## risc16_core
module risc16_core (
input  logic        clk, reset, start,
output logic        done,
output logic [6:0]  imem_addr,
input  logic [15:0] imem_rdata,
output logic [6:0]  dmem_addr,
output logic        dmem_we,
output logic [15:0] dmem_wdata,
input  logic [15:0] dmem_rdata
);
clock: 7.0 ns
lec_check: 0
cap_margin: 15
core_margin: 9
core_utilization: 40
cts_cluster_size: 71
hold_slack_margin: -0.08
place_density: 0.72
setup_slack_margin: 0.68
slew_margin: 10
tns_end_percent: 60
run.sh (not shown) runs the stock make flow with config.mk's settings and CLKGATE_MAP_FILE=.
The baseline passed the timing, DRC and antenna checks.
Edit:
- ABC_AREA: not set -> 1
- CAP_MARGIN: 15 -> 20
- CORE_MARGIN: 9 -> 2
- CORE_UTILIZATION: 40 -> 58
- CTS_CLUSTER_SIZE: 71 -> not set
- HOLD_SLACK_MARGIN: -0.08 -> 0.27
- PLACE_DENSITY: 0.72 -> not set
- SETUP_SLACK_MARGIN: 0.68 -> 0.59
- SLEW_MARGIN: 10 -> 20
- TNS_END_PERCENT: 60 -> not set
- clock period: 7.0 -> 3.81 ns (I/O delays scaled with it)
With this change the flow produced a layout that fails on setup timing.
First-iteration DRC count climbs by 43%.
Worst setup slack is worse by 2.0 ns.
Global-route usage went up by 24 points.
Final area goes up by 14%.
Die size fell by 39%.
Routed wire length climbs by 20%.
Non-clock buffer count rose by 521.
Via count grows by 25%.
Count of clock-buffer cells in the layout is unchanged.
Edit:
- ABC_AREA: 1 -> not set
- CORE_UTILIZATION: 58 -> 66
- CTS_CLUSTER_SIZE: not set -> 24
- HOLD_SLACK_MARGIN: 0.27 -> not set
- SETUP_SLACK_MARGIN: 0.59 -> -0.04
- clock period: 3.81 -> 5.48 ns (I/O delays scaled with it)
After rerunning: The new run aborted during 5_1_grt with GRT-0232; synthesized cell count drops by 18%; area after synthesis climbs by 2.8%; die area drops by 9.5%.
Edit:
- ABC_AREA: not set -> 1
- CELL_PAD_IN_SITES_GLOBAL_PLACEMENT: not set -> 1
- CORE_UTILIZATION: 66 -> 40
- CTS_CLUSTER_SIZE: 24 -> 68
- SETUP_SLACK_MARGIN: -0.04 -> not set
- clock period: 5.48 -> 5.42 ns (I/O delays scaled with it)
Now the flow passed the timing, DRC and antenna checks. Die size climbs by 59%. Area after synthesis drops by 2.7%. Synthesized cell count went up by 22%.

* * *

JK:
risc16_core again, from the RTL that the note above started with.
// risc16_core
module risc16_core (
input  logic        clk, reset, start,
output logic        done,
output logic [6:0]  imem_addr,
input  logic [15:0] imem_rdata,
output logic [6:0]  dmem_addr,
output logic        dmem_we,
output logic [15:0] dmem_wdata,
input  logic [15:0] dmem_rdata
);
make LEC_CHECK=0 CAP_MARGIN=5 CELL_PAD_IN_SITES_DETAIL_PLACEMENT=0 CORE_ASPECT_RATIO=1.22 CORE_MARGIN=2 CORE_UTILIZATION=71 CTS_CLUSTER_SIZE=49 GPL_ROUTABILITY_DRIVEN=1 GPL_TIMING_DRIVEN=1 MAX_ROUTING_LAYER=met4 PLACE_DENSITY_LB_ADDON=0.0 SETUP_SLACK_MARGIN=0.91 SLEW_MARGIN=20 TNS_END_PERCENT=55 finish   # period 6.56 ns
JK: it failed with a tool error in global routing, so there are no final results.
Input changes introduced in MS (baseline for comparison: JK):
--- a/flow/config.mk
+++ b/flow/config.mk
@@ -9,10 +9,9 @@
 export CELL_PAD_IN_SITES_DETAIL_PLACEMENT = 0
+export CELL_PAD_IN_SITES_GLOBAL_PLACEMENT = 1
 export CORE_ASPECT_RATIO = 1.22
 export CORE_MARGIN = 2
-export CORE_UTILIZATION = 71
-export CTS_CLUSTER_SIZE = 49
-export GPL_ROUTABILITY_DRIVEN = 1
+export CORE_UTILIZATION = 61
+export GPL_ROUTABILITY_DRIVEN = 0
 export GPL_TIMING_DRIVEN = 1
-export MAX_ROUTING_LAYER = met4
-export PLACE_DENSITY_LB_ADDON = 0.0
+export PLACE_DENSITY_LB_ADDON = 0.22
 export SETUP_SLACK_MARGIN = 0.91
==> flow/constraint.sdc <==
create_clock -name core_clock -period 1.82 [get_ports {clk}]
set_input_delay 0.3640 -clock core_clock [delete_from_list [all_inputs] [get_ports {clk}]]
set_output_delay 0.3640 -clock core_clock [all_outputs]
set_load 0.01 [all_outputs]
### Flow results
Although it ran to completion, MS produced a layout that fails the final checks because of setup timing. Run status, JK: aborted in global routing, error GRT-0232. The number of cells in the design after placement in MS was higher than what JK gave. Across both runs, die height was higher for MS than for JK. From MS to JK, number of nets in the synthesized netlist did not move at all. As of MS, overall die width had risen by a little under 10% compared to JK. Worst slack after detailed placement: MS worse than JK.
For AL, these inputs were changed with respect to MS:
==> flow/config.mk <==
export PLATFORM = sky130hd
export DESIGN_NAME = risc16_core
export DESIGN_NICKNAME = risc16_core
export VERILOG_FILES = /design/flow/design.v
export SDC_FILE = /design/flow/constraint.sdc
export NUM_CORES = 4
export LEC_CHECK = 0
export CAP_MARGIN = 20
export CORE_MARGIN = 2
export CORE_UTILIZATION = 66
export MAX_ROUTING_LAYER = met4
export SETUP_SLACK_MARGIN = -0.48
export SLEW_MARGIN = 20
==> flow/constraint.sdc <==
create_clock -name core_clock -period 6.81 [get_ports {clk}]
set_input_delay 1.3620 -clock core_clock [delete_from_list [all_inputs] [get_ports {clk}]]
set_output_delay 1.3620 -clock core_clock [all_outputs]
set_load 0.01 [all_outputs]
### Flow results
AL -> stages 100% | layout checks FAIL | setup timing
Required time of the critical path, MS and AL, higher one = AL.
Taking MS as the reference, in AL routed via count went down 1,940; total power decreased about 70%; vias per cell rose by 8.6%.
Diff MS -> AL: area of all placed cells without fillers fell about 11%; transition time at the pin with the least slew margin moved up; number of instances in the synthesized netlist ~0 delta; largest voltage drop on the vdd net has decreased.
Between AL and MS, it is AL whose routed wire length is lower, by about 5%.
In AL the clock power turned out about 70% lower than in MS.

* * *

south:
Starting RTL as in the previous note.
Design risc16_core, start of the top module:
module risc16_core (
input  logic        clk, reset, start,
output logic        done,
output logic [6:0]  imem_addr,
input  logic [15:0] imem_rdata,
output logic [6:0]  dmem_addr,
output logic        dmem_we,
output logic [15:0] dmem_wdata,
input  logic [15:0] dmem_rdata
);
make LEC_CHECK=0 CAP_MARGIN=0 CORE_MARGIN=2 CORE_UTILIZATION=40 HOLD_SLACK_MARGIN=-0.08 SETUP_SLACK_MARGIN=0.14 SLEW_MARGIN=20 finish   # period 7.0 ns
The final layout from south, which completed every stage, passed the timing, DRC and antenna checks at the end of the flow.
Edits applied to the flow inputs when going from south to west:
# south
export LEC_CHECK = 0
export CAP_MARGIN = 0
export CORE_MARGIN = 2
export CORE_UTILIZATION = 40
export HOLD_SLACK_MARGIN = -0.08
export SETUP_SLACK_MARGIN = 0.14
export SLEW_MARGIN = 20
create_clock -name core_clock -period 7.0 [get_ports {clk}]
# west
export LEC_CHECK = 0
export CAP_MARGIN = 20
export CORE_MARGIN = 2
export CORE_UTILIZATION = 59
export SETUP_SLACK_MARGIN = 1.62
export SLEW_MARGIN = 20
create_clock -name core_clock -period 5.49 [get_ports {clk}]
==> results <==
- Nothing crashed in west and all stages finished; the problem is that the final layout failed, the offending checks being setup timing.
- Power density relative to cell area: west vs south up 21%
- On post-route clock period utilization: west sits above south.
- Between west and south, the clock power is higher for west.
- Between west and south, it is west whose sequential fraction of design power is lower, by 2.5 points.
- Delta (west minus south): max-slew violation count ~0 delta, worst relative slew slack now smaller.
- The core utilization in west sits 31 points above the value recorded for south.
- Between west and south, critical path depth is lower for south, west comes in above that.
- Compared to south, west shows a narrower setup margin.
- Between south and west, the multiplexer fraction of the synthesized cell area figures differ only marginally.
- south ended up with met4 as its highest signal layer in the routed design; west ended up with met5.

* * *

Starting RTL as in the previous note.
Design risc16_core, start of the top module:
module risc16_core (
input  logic        clk, reset, start,
output logic        done,
output logic [6:0]  imem_addr,
input  logic [15:0] imem_rdata,
output logic [6:0]  dmem_addr,
output logic        dmem_we,
output logic [15:0] dmem_wdata,
input  logic [15:0] dmem_rdata
);
clock: 5.47 ns
lec_check: 0
abc_area: 1
cap_margin: 20
core_margin: 2
core_utilization: 65
hold_slack_margin: 0.27
max_routing_layer: met4
setup_slack_margin: 0.59
slew_margin: 20
The first run stopped in 5_1_grt.
Edit:
--- a/flow/config.mk
+++ b/flow/config.mk
@@ -9,7 +9,5 @@
 export CAP_MARGIN = 20
+export CORE_ASPECT_RATIO = 0.7
 export CORE_MARGIN = 2
-export CORE_UTILIZATION = 65
-export HOLD_SLACK_MARGIN = 0.27
-export MAX_ROUTING_LAYER = met4
-export SETUP_SLACK_MARGIN = 0.59
+export CORE_UTILIZATION = 52
 export SLEW_MARGIN = 20
==> flow/constraint.sdc (replaced) <==
create_clock -name core_clock -period 3.81 [get_ports {clk}]
set_input_delay 0.7620 -clock core_clock [delete_from_list [all_inputs] [get_ports {clk}]]
set_output_delay 0.7620 -clock core_clock [all_outputs]
set_load 0.01 [all_outputs]
With this change the flow reached the layout checks and failed them: setup timing.
Die size increases by 25%.
Area after synthesis stays the same.
Synthesized cell count does not change.
Edit:
--- a/flow/config.mk
+++ b/flow/config.mk
@@ -7,7 +7,6 @@
 export LEC_CHECK = 0
-export ABC_AREA = 1
 export CAP_MARGIN = 20
-export CORE_ASPECT_RATIO = 0.7
 export CORE_MARGIN = 2
-export CORE_UTILIZATION = 52
+export CORE_UTILIZATION = 58
+export CTS_CLUSTER_SIZE = 24
 export SLEW_MARGIN = 20
The new run finished but fails on setup timing.
Final cell count is lower by about 15%.
Via count is lower by 11%.
Combinational power is lower by 11%.
Utilization is higher by 3.5 points.
Count of clock-buffer cells in the layout is higher by 11.
Area after synthesis is higher by 2.8%.
Clock power is higher by about 4.3%.
Non-clock buffer count is lower by 94.
Critical path depth is lower by 4.
Total power is lower by 0.45%.
Wire length is lower by about 10%.
Edit:
--- a/flow/config.mk
+++ b/flow/config.mk
@@ -9,4 +9,3 @@
 export CORE_MARGIN = 2
-export CORE_UTILIZATION = 58
-export CTS_CLUSTER_SIZE = 24
+export CORE_UTILIZATION = 25
 export SLEW_MARGIN = 20
==> flow/constraint.sdc (replaced) <==
create_clock -name core_clock -period 6.85 [get_ports {clk}]
set_input_delay 1.3700 -clock core_clock [delete_from_list [all_inputs] [get_ports {clk}]]
set_output_delay 1.3700 -clock core_clock [all_outputs]
set_load 0.01 [all_outputs]
=> With this change the flow finished clean; cell area came out lower by a few percent; setup slack gets better by 1.9 ns; sequential share of layout area came out higher by 2.9 points; combinational power came out lower by well over a third; hold slack gets worse by 0.0050 ns.
Edit:
--- a/flow/config.mk
+++ b/flow/config.mk
@@ -9,3 +9,7 @@
 export CORE_MARGIN = 2
-export CORE_UTILIZATION = 25
+export CORE_UTILIZATION = 72
+export CTS_CLUSTER_SIZE = 72
+export MAX_ROUTING_LAYER = met4
+export PLACE_DENSITY_LB_ADDON = 0.0
+export SETUP_SLACK_MARGIN = -0.48
 export SLEW_MARGIN = 20
==> flow/constraint.sdc (replaced) <==
create_clock -name core_clock -period 6.81 [get_ports {clk}]
set_input_delay 1.3620 -clock core_clock [delete_from_list [all_inputs] [get_ports {clk}]]
set_output_delay 1.3620 -clock core_clock [all_outputs]
set_load 0.01 [all_outputs]
=> With this change the flow ran to the end with violations: setup timing. Via count is higher by 14%. Utilization rises by 53 points. Final cell count went down by 25%. Setup slack got worse by 0.69 ns. Count of clock-buffer cells in the layout went down by 5. Register-to-register slack gets worse by 1.1 ns. Routed wire length grows by 11%. Worst hold slack is better by 0.0034 ns.
Edit:
--- a/flow/config.mk
+++ b/flow/config.mk
@@ -9,7 +9,5 @@
 export CORE_MARGIN = 2
-export CORE_UTILIZATION = 72
-export CTS_CLUSTER_SIZE = 72
-export MAX_ROUTING_LAYER = met4
-export PLACE_DENSITY_LB_ADDON = 0.0
-export SETUP_SLACK_MARGIN = -0.48
+export CORE_UTILIZATION = 67
+export CTS_CLUSTER_SIZE = 14
+export SETUP_SLACK_MARGIN = -0.38
 export SLEW_MARGIN = 20
==> flow/constraint.sdc (replaced) <==
create_clock -name core_clock -period 5.09 [get_ports {clk}]
set_input_delay 1.0180 -clock core_clock [delete_from_list [all_inputs] [get_ports {clk}]]
set_output_delay 1.0180 -clock core_clock [all_outputs]
set_load 0.01 [all_outputs]
This time the run never finished: it broke off in 5_1_grt (ODB-0269).
Area after synthesis stays the same.
Die area is higher by a little under a tenth.
Synthesized cell count is unchanged.
Power and IR drop assume default switching activity.
